== alpha ==
Design axi4_slave, start of the top module:
module axi4_slave #(
    parameter int          NUM_REGS   = 4     ,
    parameter integer      ID_WIDTH   = 4     ,
    parameter integer      ADDR_WIDTH = 32    ,
    parameter integer      DATA_WIDTH = 32    ,
    parameter logic [31:0] BASE_ADDR  = 32'h0
)(
    input  logic                     ACLK,
    input  logic                     ARESETN,
    input  logic [ID_WIDTH-1:0]       S_AXI_AWID     ,
    input  logic [ADDR_WIDTH-1:0]     S_AXI_AWADDR   ,
    input  logic [7:0]                S_AXI_AWLEN    ,
    input  logic [2:0]                S_AXI_AWSIZE   ,
    input  logic [1:0]                S_AXI_AWBURST  ,
    input  logic                      S_AXI_AWVALID  ,
    output logic                      S_AXI_AWREADY  ,
    input  logic [DATA_WIDTH-1:0]     S_AXI_WDATA    ,
    input  logic [(DATA_WIDTH/8)-1:0] S_AXI_WSTRB    ,
    input  logic                      S_AXI_WLAST    ,
    input  logic                      S_AXI_WVALID   ,
    output logic                      S_AXI_WREADY   ,
    output logic [ID_WIDTH-1:0]       S_AXI_BID      ,
    output logic [1:0]                S_AXI_BRESP    ,
    output logic                      S_AXI_BVALID   ,
    input  logic                      S_AXI_BREADY   ,
    input  logic [ID_WIDTH-1:0  ]     S_AXI_ARID     ,
    input  logic [ADDR_WIDTH-1:0]     S_AXI_ARADDR   ,
    input  logic [7:0]                S_AXI_ARLEN    ,
    input  logic [2:0]                S_AXI_ARSIZE   ,
    input  logic [1:0]                S_AXI_ARBURST  ,
    input  logic                      S_AXI_ARVALID  ,
    output logic                      S_AXI_ARREADY  ,
    output logic [ID_WIDTH-1:0  ]     S_AXI_RID      ,
    output logic [DATA_WIDTH-1:0]     S_AXI_RDATA    ,
    output logic [1:0]                S_AXI_RRESP    ,
    output logic                      S_AXI_RLAST    ,
    output logic                      S_AXI_RVALID   ,
    input  logic                      S_AXI_RREADY   ,
    output logic                      write_en        ,
    output logic                      read_en
);
Size: roughly 280 flip-flops, about 190 I/O pins, ~70000 sq um of cells after synthesis.
Settings: LEC_CHECK=0, ABC_AREA=1, CAP_MARGIN=5, CELL_PAD_IN_SITES_GLOBAL_PLACEMENT=0, CORE_MARGIN=2, CORE_UTILIZATION=72, CTS_CLUSTER_DIAMETER=352, CTS_CLUSTER_SIZE=38, GPL_TIMING_DRIVEN=1, MAX_ROUTING_LAYER=met4, MIN_ROUTING_LAYER=met1, PLACE_DENSITY=0.62, SETUP_SLACK_MARGIN=-2.0, SLEW_MARGIN=20, TNS_END_PERCENT=75; clock period 86.1 ns.
run.sh (not shown) runs the stock make flow with config.mk's settings and CLKGATE_MAP_FILE=.
alpha did not make it past global routing (5_1_grt), where a tool error ended it.
Edits applied to the flow inputs when going from alpha to beta:
- a deleted GPL_TIMING_DRIVEN that had been 1
- a deleted TNS_END_PERCENT that had been 75
- a deleted SETUP_SLACK_MARGIN that had been -2.0
- a deleted CTS_CLUSTER_SIZE that had been 38
- a deleted CTS_CLUSTER_DIAMETER that had been 352
- a deleted ABC_AREA that had been 1
- a change of CAP_MARGIN from 5 to 20
- a deleted MAX_ROUTING_LAYER that had been met4
- a deleted CELL_PAD_IN_SITES_GLOBAL_PLACEMENT that had been 0
- a deleted MIN_ROUTING_LAYER that had been met1
- a change of PLACE_DENSITY from 0.62 to 0.6
- a change of the clock period (ns, I/O delays scaled along) from 86.1 to 114.0
## What came out
- Changes observed in beta relative to alpha: fraction of synthesis flops using an asynchronous set or reset pin flat, area of the synthesized netlist per yosys stat -12%.
- The standard cell core area of beta is lower than that of alpha.
- As far as clock net sink count goes, beta and alpha are indistinguishable; the numbers are identical.
- Lower die area among beta and alpha: beta
- beta vs alpha: post-cts resize count up by more than a quarter
- Delta (beta minus alpha): post-synthesis cell count lost 2930, share of synthesized cell area in and-or and or-and compound cells went up, post-CTS setup repair buffer count went down.
- FAIL alpha @ global routing (5_1_grt): tool exited with error
- beta had finished all stages when the layout checks came back failing, citing negative setup slack.
- beta: number of buffers created by CTS higher than alpha
- Taking alpha as the reference point, the mapped cell area of beta falls by 12%.
Inputs modified between beta and gamma:
- CORE_UTILIZATION: 72 -> 40
- the clock period (ns, I/O delays scaled along): 114.0 -> 269.0
--- outcome ---
gamma ended with every stage complete and zero timing, DRC or antenna violations.
beta ran in full, but the layout does not pass; the checks complain about negative setup slack.
First-iteration DRC count | gamma below beta
On count of multi-input combinational gates, gamma and beta are basically level.
Looking at sequential fraction of total cell area across gamma and beta, the one that comes out lower is beta.
Final core utilization: gamma vs beta down 43 points
Input changes introduced in delta (baseline for comparison: gamma):
- PLACE_DENSITY now 0.66, was 0.6
- CORE_UTILIZATION now 71, was 40
- CTS_CLUSTER_SIZE now 34, previously not set
- the clock period (ns, I/O delays scaled along) now 162.0, was 269.0
Notes after the runs:
- delta — die footprint 68000 sq um lower, gamma as reference
- [delta] final-layout clock buffer total fell about 24% relative to gamma
- Comparing gamma against delta, there is no change at all in setup fix buffers added after clock tree synthesis.
- Compared with gamma, delta shows a lower buffer count excluding the clock tree in the final layout.
- The post-layout worst setup margin reported for delta is smaller than that of gamma by 86.64 ns.
- Across both runs, arrival time of the worst setup path was lower for delta than for gamma.
- From gamma to delta the numbers moved as follows: aggregate routed wire length now larger, final net count comparable, first-pass iteration count of the detailed router now larger.

---

axi4_slave again, from the RTL that the note above started with.
clock: 200.0 ns
lec_check: 0
cap_margin: 20
cell_pad_in_sites_detail_placement: 2
cell_pad_in_sites_global_placement: 1
core_margin: 2
core_utilization: 40
cts_cluster_diameter: 386
max_routing_layer: met4
place_density: 0.43
setup_slack_margin: 5.0
slew_margin: 20
Next try:
==> flow/config.mk (replaced) <==
export PLATFORM = sky130hd
export DESIGN_NAME = axi4_slave
export DESIGN_NICKNAME = axi4_slave
export VERILOG_FILES = /design/flow/design.v
export SDC_FILE = /design/flow/constraint.sdc
export NUM_CORES = 4
export LEC_CHECK = 0
export CAP_MARGIN = 0
export CELL_PAD_IN_SITES_GLOBAL_PLACEMENT = 1
export CORE_ASPECT_RATIO = 0.5
export CORE_MARGIN = 9
export CORE_UTILIZATION = 58
export HOLD_SLACK_MARGIN = -0.1
export PLACE_DENSITY = 0.6
export SETUP_SLACK_MARGIN = -2.0
export SLEW_MARGIN = 0
Effect:
- The new run ran to the end with no violations
- via count is lower by 1.0%
- routed wire length is lower by 21%
- flip-flop count is unchanged
- clock skew is lower by 0.016 ns
- worst hold slack barely changes
- non-clock buffer count is lower by 16
- design area is lower by 1.8%
- setup slack improves by 3.1 ns
- die area is lower by 24%
- first-iteration DRC count is higher by 71%
Next try:
==> flow/config.mk (replaced) <==
export PLATFORM = sky130hd
export DESIGN_NAME = axi4_slave
export DESIGN_NICKNAME = axi4_slave
export VERILOG_FILES = /design/flow/design.v
export SDC_FILE = /design/flow/constraint.sdc
export NUM_CORES = 4
export LEC_CHECK = 0
export CAP_MARGIN = 20
export CORE_MARGIN = 2
export CORE_UTILIZATION = 40
export PLACE_DENSITY = 0.6
export SLEW_MARGIN = 20
Effect:
- The changed run finished clean
- cell area rises by 1.3%
- core utilization falls by 20 points
- global-route usage falls by 7.3 points
- clock-buffer cell count rises by 9
Next try:
--- a/flow/config.mk
+++ b/flow/config.mk
@@ -8,3 +8,5 @@
-export CAP_MARGIN = 20
-export CORE_MARGIN = 2
-export CORE_UTILIZATION = 40
+export CAP_MARGIN = 0
+export CORE_ASPECT_RATIO = 0.5
+export CORE_MARGIN = 9
+export CORE_UTILIZATION = 58
+export HOLD_SLACK_MARGIN = 0.29
@@ -12 +14,2 @@
-export SLEW_MARGIN = 20
+export SETUP_SLACK_MARGIN = -2.0
+export SLEW_MARGIN = 0
What happened:
- final area decreases by 1.4%
- worst hold slack gets better by 0.0045 ns
- wire length falls by 1.1%
- synthesized cell count stays the same
- global-route usage rises by 6.6 points
- worst setup slack is worse by 1.2 ns
- final cell count goes down by 6.2%
- sequential share of layout area went up by 0.15 points
- synthesized area does not change
Next try:
--- a/flow/config.mk
+++ b/flow/config.mk
@@ -11,2 +11 @@
-export CORE_UTILIZATION = 58
-export HOLD_SLACK_MARGIN = 0.29
+export CORE_UTILIZATION = 40
Effect: The changed run completed without violations; synthesized cell count stays the same; final cell count went up by 7.0%; register-to-register slack is better by 0.59 ns.
Next try:
--- a/flow/config.mk
+++ b/flow/config.mk
@@ -8,4 +8,4 @@
-export CAP_MARGIN = 0
-export CORE_ASPECT_RATIO = 0.5
-export CORE_MARGIN = 9
-export CORE_UTILIZATION = 40
+export ABC_AREA = 1
+export CAP_MARGIN = 15
+export CORE_MARGIN = 2
+export CORE_UTILIZATION = 72
@@ -13,2 +13 @@
-export SETUP_SLACK_MARGIN = -2.0
-export SLEW_MARGIN = 0
+export SLEW_MARGIN = 20
==> flow/constraint.sdc (replaced) <==
create_clock -name core_clock -period 82.5 [get_ports {ACLK}]
set_input_delay 16.5000 -clock core_clock [delete_from_list [all_inputs] [get_ports {ACLK}]]
set_output_delay 16.5000 -clock core_clock [all_outputs]
set_load 0.01 [all_outputs]
What happened: With this change the flow did not get past detailed placement (3_5_place_dp) (DPL-0033). Area after synthesis rises by about 13%. Die area falls by 41%. Synthesized cell count rises by about 37%.

---

== run 1 ==
Starting RTL as in the previous note.
clock: 200.0 ns
lec_check: 0
cap_margin: 20
cell_pad_in_sites_global_placement: 1
core_margin: 2
core_utilization: 40
cts_cluster_diameter: 386
setup_slack_margin: 5.0
slew_margin: 20
Run 1 reached the final stage; the timing, design-rule and antenna checks on its layout passed.
Changes in run 2 relative to run 1:
Settings: an added MAX_ROUTING_LAYER of met4; a deleted CTS_CLUSTER_DIAMETER that had been 386; a deleted SETUP_SLACK_MARGIN that had been 5.0; a deleted CELL_PAD_IN_SITES_GLOBAL_PLACEMENT that had been 1; a change of CORE_UTILIZATION from 40 to 58; a change of the clock period (ns, I/O delays scaled along) from 200.0 to 105.0.
==> results <==
- Ran to the end and failed final checks on max-capacitance violations, max-slew violations, negative setup slack: run 2.
- When the final numbers for run 1 and run 2 were put side by side, the met2 usage in global routing turned out to be greater in run 2.
- The via count of the first global-routing pass reported for run 2 is greater than that of run 1 by about 25%.
- Largest clock skew in the final design: run 2 vs run 1 down 13 ps
- Run 2 vs run 1 — area of all placed cells without fillers rose 31%.
- Sort run 1 and run 2 by critical path depth asc -> top: run 1
- Per the comparison of run 2 with run 1, non-clock buffer count climbed 2138, count of non-filler cells in the finished layout climbed 15%.
- Run 2 against run 1; wire length is up by more than 10%.
- Run 2 vs. run 1: end-of-flow core utilization went up by 39 points.
- Of run 2 and run 1, it is run 2 that has the higher number of resized instances in the post-cts repair step.
For run 3, these inputs were changed with respect to run 2:
Settings: MAX_ROUTING_LAYER no longer set, was met4; CORE_UTILIZATION now 65, was 58; the clock period (ns, I/O delays scaled along) now 162.0, was 105.0.
Results
Run 3: full flow OK, the timing, design-rule and antenna checks passed. Compared with run 2, run 3 has extra setup slack. Looking at slew of the pin with the lowest slew margin, run 3 sits 400 ps below run 2. [run 3] fraction of met1 tracks used by global routing fell 1.6 points relative to run 2. Share of final layout cell area taken by non-clock buffers, run 3 and run 2, higher one = run 2.
Edits applied to the flow inputs when going from run 3 to run 4:
Settings: PLACE_DENSITY newly set to 0.6; CORE_UTILIZATION changed from 65 to 12; the clock period (ns, I/O delays scaled along) changed from 162.0 to 275.0.
==> results <==
Changes observed in run 4 relative to run 3: cell area after layout rose about 11%, combined global-route utilization of all metal layers saw a decrease.
> inputs changed (run 4 -> run 5)
Settings: PLACE_DENSITY no longer set, was 0.6; CORE_UTILIZATION now 58, was 12; the clock period (ns, I/O delays scaled along) now 137.0, was 275.0.
==> results <==
Run 5 reports a lower die height than run 4 does. Endpoint required time on the critical path in run 5 is 138050 ps lower than in run 4. Summary: with run 4 as the reference, chip width in run 5 moved down by more than half. Between run 4 and run 5, the flow reports number of stages on the worst setup path increasing slightly. Largest incremental delay on the critical path, run 5 and run 4, higher one = run 4. Looking only at clock latency at the later pin of the worst-skew pair, and setting everything else aside, the higher value of run 5 and run 4 goes to run 4.
Input changes introduced in run 6 (baseline for comparison: run 5):
Settings: CTS_CLUSTER_SIZE: unset -> 34; CORE_UTILIZATION: 58 -> 71; PLACE_DENSITY: unset -> 0.65; the clock period (ns, I/O delays scaled along): 137.0 -> 162.0.
==> comparison <==
Cell at the slowest stage of the critical path = sky130_fd_sc_hd__nor4_1: run 5; cell at the slowest stage of the critical path = sky130_fd_sc_hd__or4_1: run 6. Starting DRC count in detailed routing up 47% in run 6 wrt run 5. The count of buffers added by post-CTS timing repair for setup of run 6 falls short of that of run 5 by 3. Comparing run 5 against run 6, there is no change at all in synthesized chip area reported by yosys. Diff run 5 -> run 6: final instance area shrank by 1100 um^2; post-detailed-route via-to-cell ratio grew by 8.0%.
